## as2650
module as2650(
	input clk,
	input rst,
	input [7:0] bus_in,
	output [7:0] bus_out,
	output le_lo,
	output le_hi,
	output OEb,
	output WEb,
	output bus_dir,
	output IOC,
	output IOD,
	input [6:0] irqs,
	output flag,
	input sense,
	output reg [7:0] ext_io_addr,
	output reg io_bus_cyc,
	output reg io_bus_we,
	output reg [7:0] io_bus_out,
	input [7:0] io_bus_in,
	output [7:0] debug_psl,
	output [7:0] debug_psu,
	output [32:0] la_data_out,
	input wb_hidden_rom_enable,
	output reg cpu_hidden_rom_enable,
	output WE_ram
);
reg trap;
reg [7:0] irqs_latch;
wire [2:0] irq_num = irqs_latch[7] ? 3'h7 : (irqs_latch[6] ? 3'h6 : (irqs_latch[5] ? 3'h5 : (irqs_latch[4] ? 3'h4 : (irqs_latch[3] ? 3'h3 : (irqs_latch[2] ? 3'h2 : (irqs_latch[1] ? 3'h1 : 3'h0))))));
reg [7:0] regs [7:0];
reg [7:0] psu;
assign debug_psu = psu;
assign flag = psu[6];
reg [7:0] psl;
assign debug_psl = psl;
reg [15:0] stack [15:0];
wire [15:0] TOS = stack[psu[3:0] - 1];
reg [12:0] PC;
reg [2:0] page_reg; 
reg [11:0] ivectors_base;
reg [15:0] last_addr;
reg [3:0] cycle;
reg [7:0] insin;
reg [15:0] instruction_args_latch;
reg extend;
reg [1:0] warmup;
reg halted;
wire reset = rst || warmup;
reg indirect_cyc;
reg [1:0] indexed_cyc;
reg [15:0] indirect_target;
reg relative_cyc;
wire [7:0] instruction = cycle == FETCH ? bus_in : insin;
localparam FETCH = 0;
localparam PARAM1 = 1;
localparam PARAM2 = 2;
  ...
For scale: about 4,700 cells after synthesis, roughly 480 flip-flops, about 110 I/O pins, about 0.035 mm² of cells after synthesis.
==> flow/config.mk <==
export PLATFORM = sky130hd
export DESIGN_NAME = as2650
export DESIGN_NICKNAME = as2650
export VERILOG_FILES = /design/flow/design.v
export SDC_FILE = /design/flow/constraint.sdc
export NUM_CORES = 4
export LEC_CHECK = 0
export ABC_AREA = 1
export CAP_MARGIN = 20
export CORE_MARGIN = 2
export CORE_UTILIZATION = 40
export CTS_CLUSTER_SIZE = 75
export GPL_ROUTABILITY_DRIVEN = 0
export MAX_ROUTING_LAYER = met4
export SETUP_SLACK_MARGIN = -0.8
export SLEW_MARGIN = 20
==> flow/constraint.sdc <==
create_clock -name core_clock -period 16.0 [get_ports {clk}]
set_input_delay 3.2000 -clock core_clock [delete_from_list [all_inputs] [get_ports {clk}]]
set_output_delay 3.2000 -clock core_clock [all_outputs]
set_load 0.01 [all_outputs]
run.sh (not shown) runs the stock make flow with config.mk's settings and CLKGATE_MAP_FILE=.
The baseline produced a clean layout.
Next try:
ABC_AREA = default   (was 1)
CORE_UTILIZATION = 45   (was 40)
CTS_CLUSTER_SIZE = default   (was 75)
GPL_ROUTABILITY_DRIVEN = default   (was 0)
MAX_ROUTING_LAYER = default   (was met4)
SETUP_SLACK_MARGIN = 1.39   (was -0.8)
clock period = 8.19 ns   (was 16.0 ns; I/O delays follow)
Die area decreases by about 13%.
Worst setup slack is worse by 1700 ps.
Wire length increases by 13%.
Synthesized area decreases by about 2.2%.
Worst hold slack is better by 40 ps.
Sequential share of layout area decreases by 2.6 points.
Via count decreases by about 2.4%.
Next try:
CORE_UTILIZATION = 40   (was 45)
SETUP_SLACK_MARGIN = default   (was 1.39)
clock period = 15.8 ns   (was 8.19 ns; I/O delays follow)
Result: The new run produced a clean layout. Design area drops by 8.5%. Die size climbs by 12%. Clock-buffer cell count drops by 8. Clock power drops by 44%. Clock skew climbs by 42 ps. Total power drops by 47%. Setup slack is better by 1000 ps. Wire length drops by 5.3%. Area after synthesis stays the same. Final cell count drops by 3.1%.

========
Starting RTL as in the previous note.
Design as2650, start of the top module:
module as2650(
	input clk,
	input rst,
	input [7:0] bus_in,
	output [7:0] bus_out,
	output le_lo,
	output le_hi,
	output OEb,
	output WEb,
	output bus_dir,
	output IOC,
	output IOD,
	input [6:0] irqs,
	output flag,
	input sense,
	output reg [7:0] ext_io_addr,
	output reg io_bus_cyc,
	output reg io_bus_we,
	output reg [7:0] io_bus_out,
	input [7:0] io_bus_in,
	output [7:0] debug_psl,
	output [7:0] debug_psu,
	output [32:0] la_data_out,
	input wb_hidden_rom_enable,
	output reg cpu_hidden_rom_enable,
	output WE_ram
);
clock: 16.0 ns
lec_check: 0
abc_area: 1
cap_margin: 20
cell_pad_in_sites_global_placement: 3
core_margin: 2
core_utilization: 64
cts_cluster_size: 27
gpl_timing_driven: 1
hold_slack_margin: 0.16
max_routing_layer: met4
place_density_lb_addon: 0.02
setup_slack_margin: -0.04
slew_margin: 25
The baseline failed in global placement without I/O on FLW-0024.
Edit:
Settings changed: ABC_AREA 1 to default, CELL_PAD_IN_SITES_GLOBAL_PLACEMENT 3 to default, CORE_UTILIZATION 64 to 40, CTS_CLUSTER_SIZE 27 to default, GPL_TIMING_DRIVEN 1 to default, HOLD_SLACK_MARGIN 0.16 to default, MAX_ROUTING_LAYER met4 to default, PLACE_DENSITY_LB_ADDON 0.02 to default, SETUP_SLACK_MARGIN -0.04 to default, SLEW_MARGIN 25 to 20.
The changed run finished clean.
Die size came out higher by 55%.
Synthesized cell count goes down by 20%.
Area after synthesis drops by 2.2%.
Edit:
Settings changed: CELL_PAD_IN_SITES_GLOBAL_PLACEMENT from default to 3, CORE_UTILIZATION 40 to 58, GPL_TIMING_DRIVEN from default to 0, PLACE_DENSITY_LB_ADDON from default to 0.02, SLEW_MARGIN 20 to 25.
=>
- Now the flow did not get past global placement without I/O (FLW-0024)
- synthesized area is unchanged
- synthesized cell count stays the same
- die area drops by a quarter to a third
Edit:
Settings changed: CELL_PAD_IN_SITES_GLOBAL_PLACEMENT 3 to default, CORE_UTILIZATION 58 to 66, GPL_TIMING_DRIVEN 0 to default, MAX_ROUTING_LAYER from default to met4, PLACE_DENSITY_LB_ADDON 0.02 to default, SETUP_SLACK_MARGIN from default to -0.55, SLEW_MARGIN 25 to 20.
Clock period 16.0 ns to 8.11 ns, I/O delays scaled along.
Effect: Now the flow stopped in global routing (GRT-0116); synthesized area stays the same; die size shrinks by 12%; synthesized cell count does not change.

========
Starting RTL as in the previous note.
Design as2650, start of the top module:
module as2650(
	input clk,
	input rst,
	input [7:0] bus_in,
	output [7:0] bus_out,
	output le_lo,
	output le_hi,
	output OEb,
	output WEb,
	output bus_dir,
	output IOC,
	output IOD,
	input [6:0] irqs,
	output flag,
	input sense,
	output reg [7:0] ext_io_addr,
	output reg io_bus_cyc,
	output reg io_bus_we,
	output reg [7:0] io_bus_out,
	input [7:0] io_bus_in,
	output [7:0] debug_psl,
	output [7:0] debug_psu,
	output [32:0] la_data_out,
	input wb_hidden_rom_enable,
	output reg cpu_hidden_rom_enable,
	output WE_ram
);
==> flow/config.mk <==
export PLATFORM = sky130hd
export DESIGN_NAME = as2650
export DESIGN_NICKNAME = as2650
export VERILOG_FILES = /design/flow/design.v
export SDC_FILE = /design/flow/constraint.sdc
export NUM_CORES = 4
export LEC_CHECK = 0
export CAP_MARGIN = 20
export CORE_MARGIN = 2
export CORE_UTILIZATION = 58
export CTS_CLUSTER_SIZE = 82
export HOLD_SLACK_MARGIN = 0.28
export PLACE_DENSITY_LB_ADDON = 0.13
export SETUP_SLACK_MARGIN = 2.32
export SLEW_MARGIN = 20
export TNS_END_PERCENT = 5
==> flow/constraint.sdc <==
create_clock -name core_clock -period 8.11 [get_ports {clk}]
set_input_delay 1.6220 -clock core_clock [delete_from_list [all_inputs] [get_ports {clk}]]
set_output_delay 1.6220 -clock core_clock [all_outputs]
set_load 0.01 [all_outputs]
The first run did not get past global routing (5_1_grt) (GRT-0232).
Next try:
==> flow/config.mk (replaced) <==
export PLATFORM = sky130hd
export DESIGN_NAME = as2650
export DESIGN_NICKNAME = as2650
export VERILOG_FILES = /design/flow/design.v
export SDC_FILE = /design/flow/constraint.sdc
export NUM_CORES = 4
export LEC_CHECK = 0
export ABC_AREA = 1
export CAP_MARGIN = 20
export CELL_PAD_IN_SITES_GLOBAL_PLACEMENT = 3
export CORE_MARGIN = 2
export CORE_UTILIZATION = 58
export GPL_TIMING_DRIVEN = 0
export HOLD_SLACK_MARGIN = 0.16
export PLACE_DENSITY_LB_ADDON = 0.02
export SLEW_MARGIN = 25
==> flow/constraint.sdc (replaced) <==
create_clock -name core_clock -period 16.0 [get_ports {clk}]
set_input_delay 3.2000 -clock core_clock [delete_from_list [all_inputs] [get_ports {clk}]]
set_output_delay 3.2000 -clock core_clock [all_outputs]
set_load 0.01 [all_outputs]
After rerunning: The changed run stopped in global placement without I/O (3_1_place_gp_skip_io), error FLW-0024; die size came out higher by 2.2%; synthesized cell count came out higher by 25%; synthesized area came out higher by 2.3%.
Next try:
==> flow/config.mk (replaced) <==
export PLATFORM = sky130hd
export DESIGN_NAME = as2650
export DESIGN_NICKNAME = as2650
export VERILOG_FILES = /design/flow/design.v
export SDC_FILE = /design/flow/constraint.sdc
export NUM_CORES = 4
export LEC_CHECK = 0
export CAP_MARGIN = 30
export CELL_PAD_IN_SITES_DETAIL_PLACEMENT = 1
export CORE_ASPECT_RATIO = 1.12
export CORE_MARGIN = 2
export CORE_UTILIZATION = 70
export GPL_TIMING_DRIVEN = 1
export MAX_ROUTING_LAYER = met4
export MIN_ROUTING_LAYER = met1
export PLACE_DENSITY_LB_ADDON = 0.12
export SETUP_SLACK_MARGIN = 0.98
export SLEW_MARGIN = 15
==> flow/constraint.sdc (replaced) <==
create_clock -name core_clock -period 15.0 [get_ports {clk}]
set_input_delay 3.0000 -clock core_clock [delete_from_list [all_inputs] [get_ports {clk}]]
set_output_delay 3.0000 -clock core_clock [all_outputs]
set_load 0.01 [all_outputs]
=> The changed run aborted during detailed placement (3_5_place_dp), error DPL-0033; synthesized cell count shrinks by about a fifth; die area is lower by about a fifth; area after synthesis shrinks by a few percent.

========
Starting RTL as in the previous note.
Settings: LEC_CHECK=0, CAP_MARGIN=20, CORE_MARGIN=2, CORE_UTILIZATION=40, SLEW_MARGIN=20; clock period 14.6 ns.
The first run went through all stages and came out clean.
Rerun with:
Settings changed: CORE_UTILIZATION 40 to 68, SETUP_SLACK_MARGIN set to 3.38.
Clock period 14.6 ns to 12.5 ns, I/O delays scaled along.
Effect:
- Now the flow ended with an error in global routing (5_1_grt)
- die area fell by 41%
- area after synthesis stays the same
- synthesized cell count is unchanged
Rerun with:
Settings changed: ABC_AREA set to 1, CAP_MARGIN 20 to 30, CORE_ASPECT_RATIO set to 1.58, CORE_UTILIZATION 68 to 16, CTS_CLUSTER_SIZE set to 75, GPL_ROUTABILITY_DRIVEN set to 0, GPL_TIMING_DRIVEN set to 1, HOLD_SLACK_MARGIN set to 0.16, MAX_ROUTING_LAYER set to met5, MIN_ROUTING_LAYER set to met2, PLACE_DENSITY set to 0.86, SETUP_SLACK_MARGIN 3.38 to not set.
Clock period 12.5 ns to 16.0 ns, I/O delays scaled along.
Result: The new run failed in global routing (5_1_grt); synthesized area is higher by 2.3%; synthesized cell count is higher by 25%; die area is higher to 4.3 times its value.
Rerun with:
Settings changed: ABC_AREA 1 to not set, CAP_MARGIN 30 to 20, CORE_ASPECT_RATIO 1.58 to not set, CORE_UTILIZATION 16 to 40, CTS_CLUSTER_SIZE 75 to not set, GPL_ROUTABILITY_DRIVEN 0 to not set, GPL_TIMING_DRIVEN 1 to not set, HOLD_SLACK_MARGIN 0.16 to not set, MAX_ROUTING_LAYER met5 to not set, MIN_ROUTING_LAYER met2 to not set, PLACE_DENSITY 0.86 to not set, SETUP_SLACK_MARGIN set to -1.34.
Clock period 16.0 ns to 14.6 ns, I/O delays scaled along.
Result:
- The changed run produced a clean layout
- synthesized area decreases by 2.2%
- die area decreases by 61%
- synthesized cell count decreases by 20%

========
Starting RTL as in the previous note.
export LEC_CHECK = 0
export CAP_MARGIN = 30
export CELL_PAD_IN_SITES_DETAIL_PLACEMENT = 0
export CORE_ASPECT_RATIO = 1.12
export CORE_MARGIN = 2
export CORE_UTILIZATION = 71
export GPL_TIMING_DRIVEN = 1
export MAX_ROUTING_LAYER = met4
export MIN_ROUTING_LAYER = met1
export PLACE_DENSITY_LB_ADDON = 0.27
export SETUP_SLACK_MARGIN = 0.98
export SLEW_MARGIN = 15
create_clock -name core_clock -period 8.18 [get_ports {clk}]
The starting point stopped in 5_1_grt.
Edit:
- ABC_AREA: unset -> 1
- CELL_PAD_IN_SITES_DETAIL_PLACEMENT: 0 -> 1
- CORE_ASPECT_RATIO: 1.12 -> 0.67
- CORE_MARGIN: 2 -> 5
- CORE_UTILIZATION: 71 -> 63
- CTS_CLUSTER_SIZE: unset -> 48
- GPL_ROUTABILITY_DRIVEN: unset -> 0
- HOLD_SLACK_MARGIN: unset -> 0.12
- SETUP_SLACK_MARGIN: 0.98 -> 1.66
- SLEW_MARGIN: 15 -> 0
- clock period: 8.18 -> 14.3 ns (I/O delays scaled with it)
The changed run ended with an error in 4_1_cts (DPL-0033).
Area after synthesis is higher by about 2.3%.
Die size is higher by about 20%.
Synthesized cell count is higher by 25%.
Edit:
- CELL_PAD_IN_SITES_GLOBAL_PLACEMENT: unset -> 2
- CORE_MARGIN: 5 -> 6
- CORE_UTILIZATION: 63 -> 59
- CTS_CLUSTER_SIZE: 48 -> 76
- MAX_ROUTING_LAYER: met4 -> met5
- PLACE_DENSITY_LB_ADDON: 0.27 -> unset
- SETUP_SLACK_MARGIN: 1.66 -> -0.81
- clock period: 14.3 -> 19.5 ns (I/O delays scaled with it)
Outcome: This time the run did not get past 3_1_place_gp_skip_io on GPL-0301; area after synthesis is unchanged; die area rises by a little under a tenth; synthesized cell count stays the same.
Edit:
- ABC_AREA: 1 -> unset
- CELL_PAD_IN_SITES_DETAIL_PLACEMENT: 1 -> 0
- CELL_PAD_IN_SITES_GLOBAL_PLACEMENT: 2 -> unset
- CORE_ASPECT_RATIO: 0.67 -> 1.12
- CORE_MARGIN: 6 -> 5
- CORE_UTILIZATION: 59 -> 66
- CTS_CLUSTER_SIZE: 76 -> unset
- GPL_ROUTABILITY_DRIVEN: 0 -> unset
- HOLD_SLACK_MARGIN: 0.12 -> unset
- MAX_ROUTING_LAYER: met5 -> met4
- SETUP_SLACK_MARGIN: -0.81 -> 0.98
- SLEW_MARGIN: 0 -> 15
- clock period: 19.5 -> 8.11 ns (I/O delays scaled with it)
What happened:
- With this change the flow ended with an error in 5_1_grt with GRT-0116
- area after synthesis is lower by 2.2%
- die area came out lower by about 14%
- synthesized cell count shrinks by about 20%

========
## north
Starting RTL as in the previous note.
clock: 8.11 ns
lec_check: 0
cap_margin: 30
cell_pad_in_sites_detail_placement: 0
core_aspect_ratio: 1.12
core_margin: 5
core_utilization: 65
gpl_timing_driven: 1
max_routing_layer: met4
min_routing_layer: met1
setup_slack_margin: 0.98
slew_margin: 15
north: it failed with a tool error in 5_1_grt, so there are no final results.
Here is what was changed in the inputs of south compared with north.
# north
export LEC_CHECK = 0
export CAP_MARGIN = 30
export CELL_PAD_IN_SITES_DETAIL_PLACEMENT = 0
export CORE_ASPECT_RATIO = 1.12
export CORE_MARGIN = 5
export CORE_UTILIZATION = 65
export GPL_TIMING_DRIVEN = 1
export MAX_ROUTING_LAYER = met4
export MIN_ROUTING_LAYER = met1
export SETUP_SLACK_MARGIN = 0.98
export SLEW_MARGIN = 15
create_clock -name core_clock -period 8.11 [get_ports {clk}]
# south
export LEC_CHECK = 0
export ABC_AREA = 1
export CAP_MARGIN = 30
export CELL_PAD_IN_SITES_DETAIL_PLACEMENT = 1
export CORE_ASPECT_RATIO = 1.12
export CORE_MARGIN = 2
export CORE_UTILIZATION = 70
export CTS_CLUSTER_DIAMETER = 231
export GPL_TIMING_DRIVEN = 1
export MAX_ROUTING_LAYER = met4
export MIN_ROUTING_LAYER = met1
export PLACE_DENSITY_LB_ADDON = 0.12
export SETUP_SLACK_MARGIN = 0.98
export SLEW_MARGIN = 15
create_clock -name core_clock -period 12.1 [get_ports {clk}]
Results
south did not finish: a tool error stopped it during 3_5_place_dp.
Number of cell rows ends up higher on north.
south vs north: proportion of synthesized chip area in sequential cells down in south
Going from north to south, width of the die went down, die size went down, share of synthesized cell area in and, or, nand and nor gates went up.
The height of the die in south sits 4.8% below the value recorded for north.
Yosys chip area was lower in the run labelled north.
What north reported for tally of unique sky130hd cells used after synthesis has to be multiplied by 0.77 to get the figure for south.
Comparing north and south, the higher XOR/XNOR share of the synthesized area was measured on north.
AND-OR/OR-AND gates as the largest family of logic cells by area was reported by north, and simple AND/OR/NAND/NOR gates by south.
Delta (south minus north): synthesized instance count picked up an extra 947; portion of netlist area occupied by mux cells dropped 8.6 points.
[inputs] east vs south
# south
export LEC_CHECK = 0
export ABC_AREA = 1
export CAP_MARGIN = 30
export CELL_PAD_IN_SITES_DETAIL_PLACEMENT = 1
export CORE_ASPECT_RATIO = 1.12
export CORE_MARGIN = 2
export CORE_UTILIZATION = 70
export CTS_CLUSTER_DIAMETER = 231
export GPL_TIMING_DRIVEN = 1
export MAX_ROUTING_LAYER = met4
export MIN_ROUTING_LAYER = met1
export PLACE_DENSITY_LB_ADDON = 0.12
export SETUP_SLACK_MARGIN = 0.98
export SLEW_MARGIN = 15
create_clock -name core_clock -period 12.1 [get_ports {clk}]
# east
export LEC_CHECK = 0
export CAP_MARGIN = 30
export CELL_PAD_IN_SITES_DETAIL_PLACEMENT = 0
export CORE_ASPECT_RATIO = 1.12
export CORE_MARGIN = 5
export CORE_UTILIZATION = 54
export GPL_TIMING_DRIVEN = 1
export MAX_ROUTING_LAYER = met4
export MIN_ROUTING_LAYER = met1
export PLACE_DENSITY_LB_ADDON = 0.27
export SETUP_SLACK_MARGIN = 0.98
export SLEW_MARGIN = 15
create_clock -name core_clock -period 9.57 [get_ports {clk}]
Notes after the runs:
east reached the final stage; the timing, design-rule and antenna checks on its layout passed. Against south, east reports a yosys-reported design area after synthesis that is lower. east vs south, dominant combinational cell family by area after synthesis: AND-OR/OR-AND gates vs simple AND/OR/NAND/NOR gates. Between south and east, adder and majority cell fraction of the synthesized area increased. Of east and south, the higher area fraction in xor and xnor cells belongs to east. Looking at summed instance area of the synthesized netlist, east sits about 2.2% lower than south does. Final estimated routing congestion in global placement of east falls short of that of south by a few percent. east — synthesized netlist cell count 20% lower, south as reference. Per the comparison of east with south, total nets after synthesis went down by 19%; AND-OR/OR-AND share of the synthesized area now larger.
No activity file was given, so power comes from the tool's default toggle rates.
